Design matvecmult, start of the top module:
module matvecmult(
    CLK,
    RST,
    vector_x,
    vector_b,
    vector_y,
    Q,
    A,
    finish
);
Settings: LEC_CHECK=0, ABC_AREA=1, CAP_MARGIN=30, CELL_PAD_IN_SITES_DETAIL_PLACEMENT=0, CORE_ASPECT_RATIO=1.76, CORE_MARGIN=2, CORE_UTILIZATION=43, CTS_CLUSTER_DIAMETER=247, CTS_CLUSTER_SIZE=48, GPL_ROUTABILITY_DRIVEN=1, MIN_ROUTING_LAYER=met1, PLACE_DENSITY_LB_ADDON=0.29, SETUP_SLACK_MARGIN=-0.76, SLEW_MARGIN=0, TNS_END_PERCENT=5; clock period 11.2 ns.
run.sh (not shown) runs the stock make flow with config.mk's settings and CLKGATE_MAP_FILE=.
==> next run, changes <==
CORE_ASPECT_RATIO = default   (was 1.76)
CORE_UTILIZATION = 65   (was 43)
CTS_CLUSTER_DIAMETER = default   (was 247)
CTS_CLUSTER_SIZE = 61   (was 48)
PLACE_DENSITY_LB_ADDON = default   (was 0.29)
SETUP_SLACK_MARGIN = default   (was -0.76)
SLEW_MARGIN = 35   (was 0)
TNS_END_PERCENT = 65   (was 5)
clock period = 6.64 ns   (was 11.2 ns; I/O delays follow)
After rerunning: Now the flow stopped in global routing; area after synthesis stays the same; die area came out lower by 33%; synthesized cell count stays the same.

* * *

The RTL this note starts from:
==> flow/design.v <==
module matvecmult(
    CLK,
    RST,
    vector_x,
    vector_b,
    vector_y,
    Q,
    A,
    finish
);
input               CLK;
input               RST;
input       [127:0]	vector_x;
input       [127:0]	vector_b;
output  reg [127:0]	vector_y;
input       [127:0]	Q;
output  reg [3:0]   A;
output  reg         finish;
integer i;
integer j;
reg [7:0] vector_x_w[0:15],vector_x_r[0:15];
reg [7:0] vector_b_w[0:15],vector_b_r[0:15];
reg [7:0] vector_y_w[0:15],vector_y_r[0:15];
reg [7:0] part_matrix_a_w[0:15],part_matrix_a_r[0:15];
reg       finish_w,finish_r;
reg [3:0] counter_w,counter_r;
reg [7:0] temp;
always @(*) begin
    vector_x_w[0] = vector_x[7:0];
    vector_x_w[1] = vector_x[15:8];
    vector_x_w[2] = vector_x[23:16];
    vector_x_w[3] = vector_x[31:24];
    vector_x_w[4] = vector_x[39:32];
    vector_x_w[5] = vector_x[47:40];
    vector_x_w[6] = vector_x[55:48];
    vector_x_w[7] = vector_x[63:56];
    vector_x_w[8] = vector_x[71:64];
    vector_x_w[9] = vector_x[79:72];
    vector_x_w[10] = vector_x[87:80];
    vector_x_w[11] = vector_x[95:88];
    vector_x_w[12] = vector_x[103:96];
    vector_x_w[13] = vector_x[111:104];
    vector_x_w[14] = vector_x[119:112];
    vector_x_w[15] = vector_x[127:120];
    vector_b_w[0] = vector_b[7:0];
    vector_b_w[1] = vector_b[15:8];
    vector_b_w[2] = vector_b[23:16];
    vector_b_w[3] = vector_b[31:24];
    vector_b_w[4] = vector_b[39:32];
    vector_b_w[5] = vector_b[47:40];
    vector_b_w[6] = vector_b[55:48];
    vector_b_w[7] = vector_b[63:56];
    vector_b_w[8] = vector_b[71:64];
    vector_b_w[9] = vector_b[79:72];
    vector_b_w[10] = vector_b[87:80];
    vector_b_w[11] = vector_b[95:88];
    vector_b_w[12] = vector_b[103:96];
    vector_b_w[13] = vector_b[111:104];
    vector_b_w[14] = vector_b[119:112];
    vector_b_w[15] = vector_b[127:120];
    part_matrix_a_w[0] = Q[7:0];
    part_matrix_a_w[1] = Q[15:8];
    part_matrix_a_w[2] = Q[23:16];
    part_matrix_a_w[3] = Q[31:24];
    part_matrix_a_w[4] = Q[39:32];
    part_matrix_a_w[5] = Q[47:40];
    part_matrix_a_w[6] = Q[55:48];
    part_matrix_a_w[7] = Q[63:56];
    part_matrix_a_w[8] = Q[71:64];
    part_matrix_a_w[9] = Q[79:72];
    part_matrix_a_w[10] = Q[87:80];
    part_matrix_a_w[11] = Q[95:88];
    part_matrix_a_w[12] = Q[103:96];
    part_matrix_a_w[13] = Q[111:104];
    part_matrix_a_w[14] = Q[119:112];
    part_matrix_a_w[15] = Q[127:120];
    for(i=0;i<=15;i=i+1) begin
        vector_y_w[i] = vector_y_r[i];
    end
    temp =  2*part_matrix_a_w[15]*vector_x_w[0]+
            2*part_matrix_a_w[14]*vector_x_w[1]+
            2*part_matrix_a_w[13]*vector_x_w[2]+
            2*part_matrix_a_w[12]*vector_x_w[3]+
            2*part_matrix_a_w[11]*vector_x_w[4]+
            2*part_matrix_a_w[10]*vector_x_w[5]+
            2*part_matrix_a_w[9]*vector_x_w[6]+
            2*part_matrix_a_w[8]*vector_x_w[7]+
            2*part_matrix_a_w[7]*vector_x_w[8]+
            2*part_matrix_a_w[6]*vector_x_w[9]+
            2*part_matrix_a_w[5]*vector_x_w[10]+
            2*part_matrix_a_w[4]*vector_x_w[11]+
            2*part_matrix_a_w[3]*vector_x_w[12]+
            2*part_matrix_a_w[2]*vector_x_w[13]+
            2*part_matrix_a_w[1]*vector_x_w[14]+
            2*part_matrix_a_w[0]*vector_x_w[15];
    finish_w = 1'b0;
    counter_w = counter_r;
    if(RST)
        counter_w = 1'b0;
    else if(counter_r<4'b1111) begin
        i = counter_r;
        vector_y_w[i] = vector_y_r[i]+temp+vector_b_w[i];
        counter_w = counter_r+1'b1;
    end
    else begin
        finish_w = 1'b1;
        if(finish_r==1'b0)
            vector_y_w[15] = vector_y_r[15]+temp+vector_b_w[15];
        else
            vector_y_w[15] = vector_y_r[15];
    end
    finish = finish_r;
    A = counter_w;
    vector_y = {vector_y_r[15],vector_y_r[14],vector_y_r[13],vector_y_r[12],vector_y_r[11],vector_y_r[10],vector_y_r[9],vector_y_r[8],vector_y_r[7],vector_y_r[6],vector_y_r[5],vector_y_r[4],vector_y_r[3],vector_y_r[2],vector_y_r[1],vector_y_r[0]};
end
always @(posedge CLK or posedge RST) begin
    if (RST) begin
        counter_r <= 1'b0;
        finish_r <= 1'b0;
        for(i=0;i<=15;i=i+1) begin
            part_matrix_a_r[i]<=1'b0;
            vector_y_r[i]<=1'b0;
        end
    end
    else begin
        counter_r <= counter_w;
        finish_r <= finish_w;
        for(i=0;i<=15;i=i+1) begin
            part_matrix_a_r[i]<=part_matrix_a_w[i];
            vector_y_r[i]<=vector_y_w[i];
        end
    end
end
endmodule
export LEC_CHECK = 0
export CAP_MARGIN = 0
export CORE_MARGIN = 2
export CORE_UTILIZATION = 72
export CTS_CLUSTER_DIAMETER = 373
export CTS_CLUSTER_SIZE = 72
export PLACE_DENSITY_LB_ADDON = 0.11
export SETUP_SLACK_MARGIN = 0.93
export SLEW_MARGIN = 20
create_clock -name core_clock -period 3.17 [get_ports {CLK}]
The starting point aborted during global placement (3_3_place_gp), error FLW-0024.
Change:
==> flow/config.mk (replaced) <==
export PLATFORM = sky130hd
export DESIGN_NAME = matvecmult
export DESIGN_NICKNAME = matvecmult
export VERILOG_FILES = /design/flow/design.v
export SDC_FILE = /design/flow/constraint.sdc
export NUM_CORES = 4
export LEC_CHECK = 0
export CAP_MARGIN = 20
export CORE_MARGIN = 2
export CORE_UTILIZATION = 62
export SLEW_MARGIN = 20
==> flow/constraint.sdc (replaced) <==
create_clock -name core_clock -period 15.0 [get_ports {CLK}]
set_input_delay 3.0000 -clock core_clock [delete_from_list [all_inputs] [get_ports {CLK}]]
set_output_delay 3.0000 -clock core_clock [all_outputs]
set_load 0.01 [all_outputs]
What happened: The changed run ran to the end with no violations; area after synthesis is unchanged; synthesized cell count stays the same; die size is higher by 16%.
Change:
--- a/flow/config.mk
+++ b/flow/config.mk
@@ -8,4 +8,4 @@
 export CAP_MARGIN = 20
 export CORE_MARGIN = 2
-export CORE_UTILIZATION = 62
+export CORE_UTILIZATION = 40
 export SLEW_MARGIN = 20
==> flow/constraint.sdc (replaced) <==
create_clock -name core_clock -period 10.0 [get_ports {CLK}]
set_input_delay 2.0000 -clock core_clock [delete_from_list [all_inputs] [get_ports {CLK}]]
set_output_delay 2.0000 -clock core_clock [all_outputs]
set_load 0.01 [all_outputs]
After rerunning: The new run went through all stages and came out clean; area after synthesis does not change; non-clock buffer count rose by 220; wire length goes up by a few percent; cell area climbs by roughly a tenth; first-iteration DRC count falls by a quarter to a third.
Change:
--- a/flow/config.mk
+++ b/flow/config.mk
@@ -6,6 +6,9 @@
 export NUM_CORES = 4
 export LEC_CHECK = 0
-export CAP_MARGIN = 20
+export CAP_MARGIN = 15
 export CORE_MARGIN = 2
 export CORE_UTILIZATION = 40
+export GPL_TIMING_DRIVEN = 0
+export MAX_ROUTING_LAYER = met5
+export PLACE_DENSITY = 0.59
 export SLEW_MARGIN = 20
The changed run ran to the end with no violations.
Synthesized area is unchanged.
Count of clock-buffer cells in the layout is higher by 2.
Critical path depth is lower by 1.
Non-clock buffer count is lower by 156.
Change:
--- a/flow/config.mk
+++ b/flow/config.mk
@@ -6,9 +6,15 @@
 export NUM_CORES = 4
 export LEC_CHECK = 0
-export CAP_MARGIN = 15
+export CAP_MARGIN = 0
+export CELL_PAD_IN_SITES_GLOBAL_PLACEMENT = 3
+export CORE_ASPECT_RATIO = 0.93
 export CORE_MARGIN = 2
 export CORE_UTILIZATION = 40
+export CTS_CLUSTER_DIAMETER = 50
+export CTS_CLUSTER_SIZE = 11
 export GPL_TIMING_DRIVEN = 0
-export MAX_ROUTING_LAYER = met5
-export PLACE_DENSITY = 0.59
+export MAX_ROUTING_LAYER = met4
+export MIN_ROUTING_LAYER = met2
+export PLACE_DENSITY_LB_ADDON = 0.1
 export SLEW_MARGIN = 20
+export TNS_END_PERCENT = 75
The new run stopped in global placement (3_3_place_gp) on FLW-0024.
Die area barely changes.
Synthesized cell count does not change.
Synthesized area stays the same.

* * *

## job 3456
// matvecmult: RTL as listed in full above, without the edits since
Settings: LEC_CHECK=0, ABC_AREA=1, CAP_MARGIN=20, CORE_MARGIN=9, CORE_UTILIZATION=43, CTS_CLUSTER_DIAMETER=227, CTS_CLUSTER_SIZE=90, GPL_TIMING_DRIVEN=0, PLACE_DENSITY=0.37, SLEW_MARGIN=20, TNS_END_PERCENT=35; clock period 10.0 ns.
From the logs: job 3456 reached the end of the flow and failed the layout checks with setup timing.
What job 5664 does differently from job 3456 at the input level:
==> flow/config.mk <==
export PLATFORM = sky130hd
export DESIGN_NAME = matvecmult
export DESIGN_NICKNAME = matvecmult
export VERILOG_FILES = /design/flow/design.v
export SDC_FILE = /design/flow/constraint.sdc
export NUM_CORES = 4
export LEC_CHECK = 0
export CAP_MARGIN = 20
export CORE_MARGIN = 2
export CORE_UTILIZATION = 40
export MAX_ROUTING_LAYER = met4
export PLACE_DENSITY = 0.59
export SLEW_MARGIN = 20
[summary]
Job 5664 went all the way through synthesis, placement and routing and the layout is clean on timing, DRC and antenna. [flow] job 3456 | stages: complete | final checks: fail | reason: setup timing. In the tables for job 3456 and job 5664, largest stage delay on the critical path reads lower with job 5664. In job 5664, the height of the die came out 6.7% below the value in job 3456. Looking at net count of the finished layout, job 5664 sits 837 below job 3456. Re number of cells on the worst hold path: no difference whatsoever between job 5664 and job 3456. Met2 track demand over resource in global routing delta for job 5664 relative to job 3456: 5.1 points higher. The signal arrival time at the worst endpoint reported for job 5664 is smaller than that of job 3456 by 230 ps. Final area of job 5664 falls short of that of job 3456 slightly.
Input changes introduced in job 5912 (baseline for comparison: job 5664):
-- flow/config.mk --
<<< job 5664, line 7
export LEC_CHECK = 0
export CAP_MARGIN = 20
export CORE_MARGIN = 2
export CORE_UTILIZATION = 40
export MAX_ROUTING_LAYER = met4
export PLACE_DENSITY = 0.59
export SLEW_MARGIN = 20
>>> job 5912, line 7
export LEC_CHECK = 0
export ABC_AREA = 1
export CAP_MARGIN = 20
export CORE_MARGIN = 9
export CORE_UTILIZATION = 43
export CTS_CLUSTER_DIAMETER = 227
export CTS_CLUSTER_SIZE = 90
export GPL_TIMING_DRIVEN = 0
export PLACE_DENSITY = 0.35
export SLEW_MARGIN = 20
export TNS_END_PERCENT = 35
Findings:
- Across job 5664 and job 5912, a clean result was obtained everywhere but in job 5912.
- Complete run, failing final checks: job 5912, reason setup timing.
- From job 5664 to job 5912 the numbers moved as follows: number of buffers and inverters on the critical path held steady, worst slew margin relative to its limit lost 6.7 points, highest achievable clock rate lower, total negative slack for setup checks went down 1830 ps.
- Wire length of the first global-routing pass ended up about 5% higher on job 5912 than on job 5664.
- | clock tree skew after final layout | job 5912 vs job 5664 | ≈ equal |
- Job 5912 reports a lower end-of-flow core utilization than job 5664 does.
- Count of multi-input combinational gates grows by more than a quarter when moving from job 5664 to job 5912.
- Timing endpoint of the critical path: vector_y_r[0][7]$_DFFE_PP0P_ -> job 5912, vector_y_r[1][7]$_DFFE_PP0P_ -> job 5664
- Summary: with job 5664 as the reference, post-synthesis cell count from yosys in job 5912 moved up by more than a quarter.
- Job 5912 and job 5664 ended up with nearly the same hold slack.
--- input diff job 5912..job 9364 ---
==> flow/config.mk <==
export PLATFORM = sky130hd
export DESIGN_NAME = matvecmult
export DESIGN_NICKNAME = matvecmult
export VERILOG_FILES = /design/flow/design.v
export SDC_FILE = /design/flow/constraint.sdc
export NUM_CORES = 4
export LEC_CHECK = 0
export CAP_MARGIN = 20
export CORE_MARGIN = 2
export CORE_UTILIZATION = 10
export SLEW_MARGIN = 20
==> flow/constraint.sdc <==
create_clock -name core_clock -period 11.1 [get_ports {CLK}]
set_input_delay 2.2200 -clock core_clock [delete_from_list [all_inputs] [get_ports {CLK}]]
set_output_delay 2.2200 -clock core_clock [all_outputs]
set_load 0.01 [all_outputs]
### Flow results
The final reports for job 9364 and job 5912 show number of cells in the yosys synthesis report lower in the former. Cell count after synthesis for job 9364: 1014 down relative to job 5912. Post-detailed-routing wire length (job 9364 over job 5912): increase, about 43%. Job 9364 completed every stage of the flow, and the final layout passed the timing, design-rule and antenna checks. Per the comparison of job 9364 with job 5912, number of design-rule violations left by the first detailed-router iteration moved down, fill cell instance count of the final layout moved up, arrival time at the worst endpoint moved up.
Input changes introduced in job 8656 (baseline for comparison: job 9364):
-- flow/config.mk --
<<< job 9364, line 9
export CORE_MARGIN = 2
export CORE_UTILIZATION = 10
export SLEW_MARGIN = 20
>>> job 8656, line 9
export CORE_MARGIN = 2
export CORE_UTILIZATION = 65
export CTS_CLUSTER_DIAMETER = 264
export CTS_CLUSTER_SIZE = 99
export SLEW_MARGIN = 20
export TNS_END_PERCENT = 10
==> flow/constraint.sdc <==
create_clock -name core_clock -period 7.37 [get_ports {CLK}]
set_input_delay 1.4740 -clock core_clock [delete_from_list [all_inputs] [get_ports {CLK}]]
set_output_delay 1.4740 -clock core_clock [all_outputs]
set_load 0.01 [all_outputs]
Notes after the runs:
Looking at core box area across both flows, job 8656 is the stronger of the two, with job 9364 trailing. Job 8656 -> job 9364: number of unique standard cell types used by synthesis delta 0, exact match. Diff job 9364..job 8656 | number of levels the H-tree was split into | unchanged. Of job 9364 and job 8656, only job 8656 never reached the final stage. Job 8656: it failed during global routing, and the tool reported GRT-0116. Diff job 9364..job 8656 | number of standard cells after synthesis | unchanged. Going from job 9364 to job 8656, the number of gates given a new drive strength after cts was found to have gone up by 224. [compare] base=job 9364 new=job 8656: area share of fa/ha/maj cells after synthesis held; effective utilization at floorplan went up 56 points. Summary of job 8656 over job 9364: global placer's final weighted congestion increased by 0.15 relative to the old numbers, total number of placement rows decreased by 99 relative to the old numbers.
